==> run M: inputs <==
==> flow/design.v (excerpt) <==
module alu_top(
    input             clk,
    input      [31:0] a_in,
    input      [31:0] b_in,
    input      [3:0]  aluc_in,
    output reg [31:0] r_out,
    output reg        zero_out,
    output reg        overflow_out
    );
    reg  [31:0] a_q, b_q;
    reg  [3:0]  aluc_q;
    wire [31:0] r;
    wire        zero, overflow;
    alu u_alu(.a(a_q), .b(b_q), .overflow(overflow), .zero(zero), .r(r), .aluc(aluc_q));
    always @(posedge clk) begin
        a_q          <= a_in;
        b_q          <= b_in;
        aluc_q       <= aluc_in;
        r_out        <= r;
        zero_out     <= zero;
        overflow_out <= overflow;
    end
endmodule
clock: 6.54 ns
lec_check: 0
cap_margin: 20
core_margin: 2
core_utilization: 40
gpl_routability_driven: 1
gpl_timing_driven: 0
place_density_lb_addon: 0.12
slew_margin: 35
run.sh (not shown) runs the stock make flow with config.mk's settings and CLKGATE_MAP_FILE=.
==> run E (differences from run M) <==
CORE_UTILIZATION = 66   (was 40)
CTS_CLUSTER_DIAMETER = 62   (was default)
GPL_ROUTABILITY_DRIVEN = default   (was 1)
GPL_TIMING_DRIVEN = default   (was 0)
PLACE_DENSITY_LB_ADDON = default   (was 0.12)
SLEW_MARGIN = 20   (was 35)
==> flow/constraint.sdc (replaced) <==
create_clock -name core_clock -period 4.88 [get_ports {clk}]
set_input_delay 0.9760 -clock core_clock [delete_from_list [all_inputs] [get_ports {clk}]]
set_output_delay 0.9760 -clock core_clock [all_outputs]
set_load 0.01 [all_outputs]
==> flow_summary.json <==
{
  "run_status": "failed layout checks",
  "violatedChecks": "setup timing",
  "seq_share_pct": 16.6,
  "setup_ws_ps": -1000,
  "p_int_w": 0.00208,
  "finalSetupViolations": 3,
  "comb_power_share_pct": 48.5,
  "fmax_ghz": 0.170,
  "grt_pass1_wl_um": 54900,
  "leakage_nw": 5.77,
  "grt_use_met1_pct": 60.9,
  "fin_crit_sh_pct": 121,
  "buffers": 324,
  "path_buffers": 1
}
Source of the figures above: run E

==> flow_summary.json <==
{
  "run_status": "no timing/DRC/antenna violations",
  "p_int_w": 0.00138,
  "finalSetupViolations": 0,
  "grt_pass1_wl_um": 48400,
  "comb_power_share_pct": 41.8,
  "fin_crit_sh_pct": 96.7,
  "seq_share_pct": 18.6,
  "buffers": 148,
  "fmax_ghz": 0.158,
  "leakage_nw": 4.81,
  "grt_use_met1_pct": 39.5,
  "path_buffers": 4
}
Source of the figures above: run M


---

==> 08-04 <==
alu_top again, from the RTL that the note above started with.
==> flow/config.mk <==
export PLATFORM = sky130hd
export DESIGN_NAME = alu_top
export DESIGN_NICKNAME = alu_top
export VERILOG_FILES = /design/flow/design.v
export SDC_FILE = /design/flow/constraint.sdc
export NUM_CORES = 4
export LEC_CHECK = 0
export ABC_AREA = 0
export CAP_MARGIN = 20
export CORE_ASPECT_RATIO = 0.5
export CORE_MARGIN = 9
export CORE_UTILIZATION = 58
export CTS_CLUSTER_DIAMETER = 232
export CTS_CLUSTER_SIZE = 100
export SLEW_MARGIN = 20
export TNS_END_PERCENT = 5
==> flow/constraint.sdc <==
create_clock -name core_clock -period 6.0 [get_ports {clk}]
set_input_delay 1.2000 -clock core_clock [delete_from_list [all_inputs] [get_ports {clk}]]
set_output_delay 1.2000 -clock core_clock [all_outputs]
set_load 0.01 [all_outputs]
==> 03-27: changes against 08-04 <==
- ABC_AREA: 0 -> not set
- CORE_ASPECT_RATIO: 0.5 -> not set
- CORE_MARGIN: 9 -> 2
- CORE_UTILIZATION: 58 -> 72
- CTS_CLUSTER_DIAMETER: 232 -> 52
- CTS_CLUSTER_SIZE: 100 -> not set
- PLACE_DENSITY: not set -> 0.4
- TNS_END_PERCENT: 5 -> not set
==> flow/constraint.sdc (replaced) <==
create_clock -name core_clock -period 5.48 [get_ports {clk}]
set_input_delay 1.0960 -clock core_clock [delete_from_list [all_inputs] [get_ports {clk}]]
set_output_delay 1.0960 -clock core_clock [all_outputs]
set_load 0.01 [all_outputs]
==> job_summary.md <==
### Yosys + OpenROAD results

| Metric | Value |
|---|---|
| Site Rows | `roughly 40` |
| Halt point of the flow | `global routing (5_1_grt)` |
| Pre-Place Util | `0.7317` |
| Die Y | `between 100 and 150 um` |
| Status | `did not finish` |
| Post-CTS Resized | `23` |
| Stop err | `[ERROR GRT-0232] Routing congestion too high. Check the congestion heatmap in the GUI.` |
| Die Area | `between 0.01 and 0.015 mm2` |
(the above is from 03-27)
==> job_summary.md <==
### Flow metrics

| Metric | Value |
|---|---|
| Die Y | `about 110 um` |
| Die Area | `0.02091 mm2` |
| Stages on worst setup path | `22` |
| Site Rows | `31` |
| Pre-Place Util | `0.6133` |
| Status | `no timing/DRC/antenna violations` |
(the above is from 08-04)

---

==> inputs of 12-23 <==
Starting RTL as in the previous note.
// alu_top
module alu_top(
    input             clk,
    input      [31:0] a_in,
    input      [31:0] b_in,
    input      [3:0]  aluc_in,
    output reg [31:0] r_out,
    output reg        zero_out,
    output reg        overflow_out
    );
    reg  [31:0] a_q, b_q;
    reg  [3:0]  aluc_q;
    wire [31:0] r;
    wire        zero, overflow;
    alu u_alu(.a(a_q), .b(b_q), .overflow(overflow), .zero(zero), .r(r), .aluc(aluc_q));
    always @(posedge clk) begin
        a_q          <= a_in;
        b_q          <= b_in;
        aluc_q       <= aluc_in;
        r_out        <= r;
        zero_out     <= zero;
        overflow_out <= overflow;
    end
endmodule
clock: 5.42 ns
lec_check: 0
cap_margin: 20
core_margin: 2
core_utilization: 72
cts_cluster_diameter: 51
cts_cluster_size: 58
place_density: 0.67
slew_margin: 20
==> 09-02 (differences from 12-23) <==
CTS_CLUSTER_DIAMETER = 62   (was 51)
CTS_CLUSTER_SIZE = not set   (was 58)
PLACE_DENSITY = 0.66   (was 0.67)
==> flow/constraint.sdc (replaced) <==
create_clock -name core_clock -period 5.73 [get_ports {clk}]
set_input_delay 1.1460 -clock core_clock [delete_from_list [all_inputs] [get_ports {clk}]]
set_output_delay 1.1460 -clock core_clock [all_outputs]
set_load 0.01 [all_outputs]
==> qor summary <==
Met1 capacity usage during global routing: 09-02 0.600; 12-23 0.588
Result of the run: 09-02 failed layout checks; 12-23 failed layout checks
Violated checks: 09-02 negative setup slack; 12-23 negative setup slack
Register Area: 09-02 2050 sq um; 12-23 2050 sq um
PnR worst setup slack: 09-02 -71.5 ps; 12-23 -223 ps
Final standard cell utilization of the core: 09-02 0.875; 12-23 0.895
Worst setup slack before clock tree synthesis: 09-02 50.4 ps; 12-23 -359 ps
Postcts setup bufs: 09-02 0; 12-23 4
Maximum vdd drop: 09-02 0.000244 V; 12-23 0.000278 V
Critical Path RT: 09-02 6040 ps; 12-23 5720 ps
Maximum number of pins on one net before global-route repair: 09-02 35; 12-23 38
Relative contribution of sequential cells to total power: 09-02 0.320; 12-23 0.323
Met2 Usage GRT: 09-02 0.695; 12-23 0.708
Total placed instance area: 09-02 10,400 sq um; 12-23 10,700 sq um
Final cycle utilization of the critical path: 09-02 1.01; 12-23 1.04
No activity file was given, so power comes from the tool's default toggle rates.
